==> flow/design.v (excerpt) <==
module datapath(clk, rst, sw, seg0, seg1,seg2,seg3, mem_addr, mem_wdata, mem_we, mem_rdata);
Size: roughly 3,200 cells after synthesis, roughly 340 flip-flops, roughly 0.030 mm^2 of cells after synthesis.
Settings: LEC_CHECK=0, CAP_MARGIN=20, CORE_MARGIN=4, CORE_UTILIZATION=72, CTS_CLUSTER_SIZE=24, PLACE_DENSITY_LB_ADDON=0.01, SETUP_SLACK_MARGIN=0.89, SLEW_MARGIN=20; clock period 3.05 ns.
run.sh (not shown) runs the stock make flow with config.mk's settings and CLKGATE_MAP_FILE=.
The starting point ended with an error in clock tree synthesis (4_1_cts), error DPL-0038.
Next try:
Settings changed: CORE_UTILIZATION 72 to 18, CTS_CLUSTER_SIZE 24 to default, PLACE_DENSITY_LB_ADDON 0.01 to default, SETUP_SLACK_MARGIN 0.89 to default.
Clock period 3.05 ns to 14.5 ns, I/O delays scaled along.
=> Now the flow ran to the end with no violations; synthesized area does not change; synthesized cell count stays the same; die size is higher to 3.8 times its value.
Next try:
Settings changed: CORE_MARGIN 4 to 2, CORE_UTILIZATION 18 to 65, MAX_ROUTING_LAYER from default to met4.
Clock period 14.5 ns to 7.9 ns, I/O delays scaled along.
- With this change the flow finished but failed the layout checks on negative setup slack
- routed wire length goes up by 7.1%
- register-to-register slack gets worse by 4.5 ns
- worst setup slack gets worse by 4.5 ns
- global-route usage goes up by 42 points
- design area goes up by about 7%
- synthesized area is unchanged
- hold slack stays flat
Next try:
Settings changed: CORE_MARGIN 2 to 4, CORE_UTILIZATION 65 to 59, MAX_ROUTING_LAYER met4 to default.
Clock period 7.9 ns to 9.23 ns, I/O delays scaled along.
What happened: With this change the flow went through all stages and came out clean; non-clock buffer count falls by 197; clock-buffer cell count rises by 5; utilization falls by 11 points; routed wire length falls by 7.8%; clock skew falls by 0.0052 ns; setup slack gains 1.4 ns; final cell count falls by 3.3%; maximum frequency rises by 1.3%.
Next try:
Settings changed: CORE_UTILIZATION 59 to 61, CTS_CLUSTER_SIZE from default to 24, SETUP_SLACK_MARGIN from default to 0.46.
Clock period 9.23 ns to 3.92 ns, I/O delays scaled along.
What happened:
- The changed run never finished: it broke off in global routing (5_1_grt) (GRT-0116)
- area after synthesis does not change
- die size came out lower by a few percent
- synthesized cell count does not change


== run 1 ==
Starting RTL as in the previous note.
clock: 13.8 ns
lec_check: 0
cap_margin: 20
cell_pad_in_sites_detail_placement: 1
cell_pad_in_sites_global_placement: 3
core_aspect_ratio: 1.05
core_margin: 2
core_utilization: 31
cts_cluster_diameter: 145
gpl_routability_driven: 0
gpl_timing_driven: 0
place_density: 0.53
slew_margin: 20
tns_end_percent: 80
The following lists how run 2 was set up differently from run 1:
# run 1
export LEC_CHECK = 0
export CAP_MARGIN = 20
export CELL_PAD_IN_SITES_DETAIL_PLACEMENT = 1
export CELL_PAD_IN_SITES_GLOBAL_PLACEMENT = 3
export CORE_ASPECT_RATIO = 1.05
export CORE_MARGIN = 2
export CORE_UTILIZATION = 31
export CTS_CLUSTER_DIAMETER = 145
export GPL_ROUTABILITY_DRIVEN = 0
export GPL_TIMING_DRIVEN = 0
export PLACE_DENSITY = 0.53
export SLEW_MARGIN = 20
export TNS_END_PERCENT = 80
create_clock -name core_clock -period 13.8 [get_ports {clk}]
# run 2
export LEC_CHECK = 0
export CAP_MARGIN = 20
export CORE_MARGIN = 2
export CORE_UTILIZATION = 59
export SETUP_SLACK_MARGIN = -0.45
export SLEW_MARGIN = 20
create_clock -name core_clock -period 6.19 [get_ports {clk}]
Findings:
What the final checks of run 2 revealed, after a flow that finished every stage, was a layout that fails on max-capacitance violations, max-slew violations, negative setup slack.
Comparing run 2 and run 1, the lower final standard cell area without fillers was measured on run 1.
Of the two values seen for destination of the critical timing path, alu_inst.accumulator.Q[15]$_DFFE_PP0P_ was produced by run 2 and alu_inst.mul_accumulator.Q[10]$_DFFE_PP0P_ by run 1.
Run 2 vs. run 1: number of cells upsized or downsized after cts shows an increase of 170; global-route usage went up 19 points.
Input-level comparison between run 3 and run 2:
# run 2
export LEC_CHECK = 0
export CAP_MARGIN = 20
export CORE_MARGIN = 2
export CORE_UTILIZATION = 59
export SETUP_SLACK_MARGIN = -0.45
export SLEW_MARGIN = 20
create_clock -name core_clock -period 6.19 [get_ports {clk}]
# run 3
export LEC_CHECK = 0
export CAP_MARGIN = 20
export CORE_MARGIN = 2
export CORE_UTILIZATION = 65
export MAX_ROUTING_LAYER = met4
export SETUP_SLACK_MARGIN = 1.14
export SLEW_MARGIN = 20
create_clock -name core_clock -period 9.3 [get_ports {clk}]
--- outcome ---
The final layout from run 3, which completed every stage, passed the timing, DRC and antenna checks at the end of the flow.
Run 3 against run 2; number of fill cells in the layout is down by a few percent.
Comparing run 3 and run 2, met1 track demand over resource is higher on run 3.
Per the comparison of run 3 with run 2, share of the clock period used by the worst path after layout fell by 51 points, total non-filler cell area in the finished layout shows a reduction of 11%, critical path depth increased about 3.2%, ratio of routed vias to standard cells went up about 4.7%.
Delta(worst endpoint required time, run 3 - run 2) > 0
Compared with run 2, in run 3 global-route usage picked up an extra 2.5 points, area added between synthesis and finish lost 15 points.
Here is what was changed in the inputs of run 4 compared with run 3.
# run 3
export LEC_CHECK = 0
export CAP_MARGIN = 20
export CORE_MARGIN = 2
export CORE_UTILIZATION = 65
export MAX_ROUTING_LAYER = met4
export SETUP_SLACK_MARGIN = 1.14
export SLEW_MARGIN = 20
create_clock -name core_clock -period 9.3 [get_ports {clk}]
# run 4
export LEC_CHECK = 0
export CAP_MARGIN = 30
export CELL_PAD_IN_SITES_DETAIL_PLACEMENT = 1
export CELL_PAD_IN_SITES_GLOBAL_PLACEMENT = 3
export CORE_ASPECT_RATIO = 1.16
export CORE_MARGIN = 2
export CORE_UTILIZATION = 40
export GPL_ROUTABILITY_DRIVEN = 1
export MAX_ROUTING_LAYER = met4
export PLACE_DENSITY = 0.37
export SLEW_MARGIN = 20
export TNS_END_PERCENT = 20
create_clock -name core_clock -period 9.3 [get_ports {clk}]
Results
In summary, run 3 completed successfully, with a layout that passed the timing, DRC and antenna checks. Both conditions hold for run 4: the flow ran to the end and the final layout passed the timing, DRC and antenna checks. Run 4 vs run 3 — worst max-slew margin expressed relative to the limit rose 22 points. Diff run 3 -> run 4: post-DP HPWL picked up an extra about 22%; setup slack lost 0.15 ns. Compared with run 3, run 4 shows a area added between synthesis and finish that is 1.3 points lower. The wire length on met1 reported for run 4 is greater than that of run 3 by about 30%. The maximum fanout along the worst path number comes out lower for run 4 vs run 3.
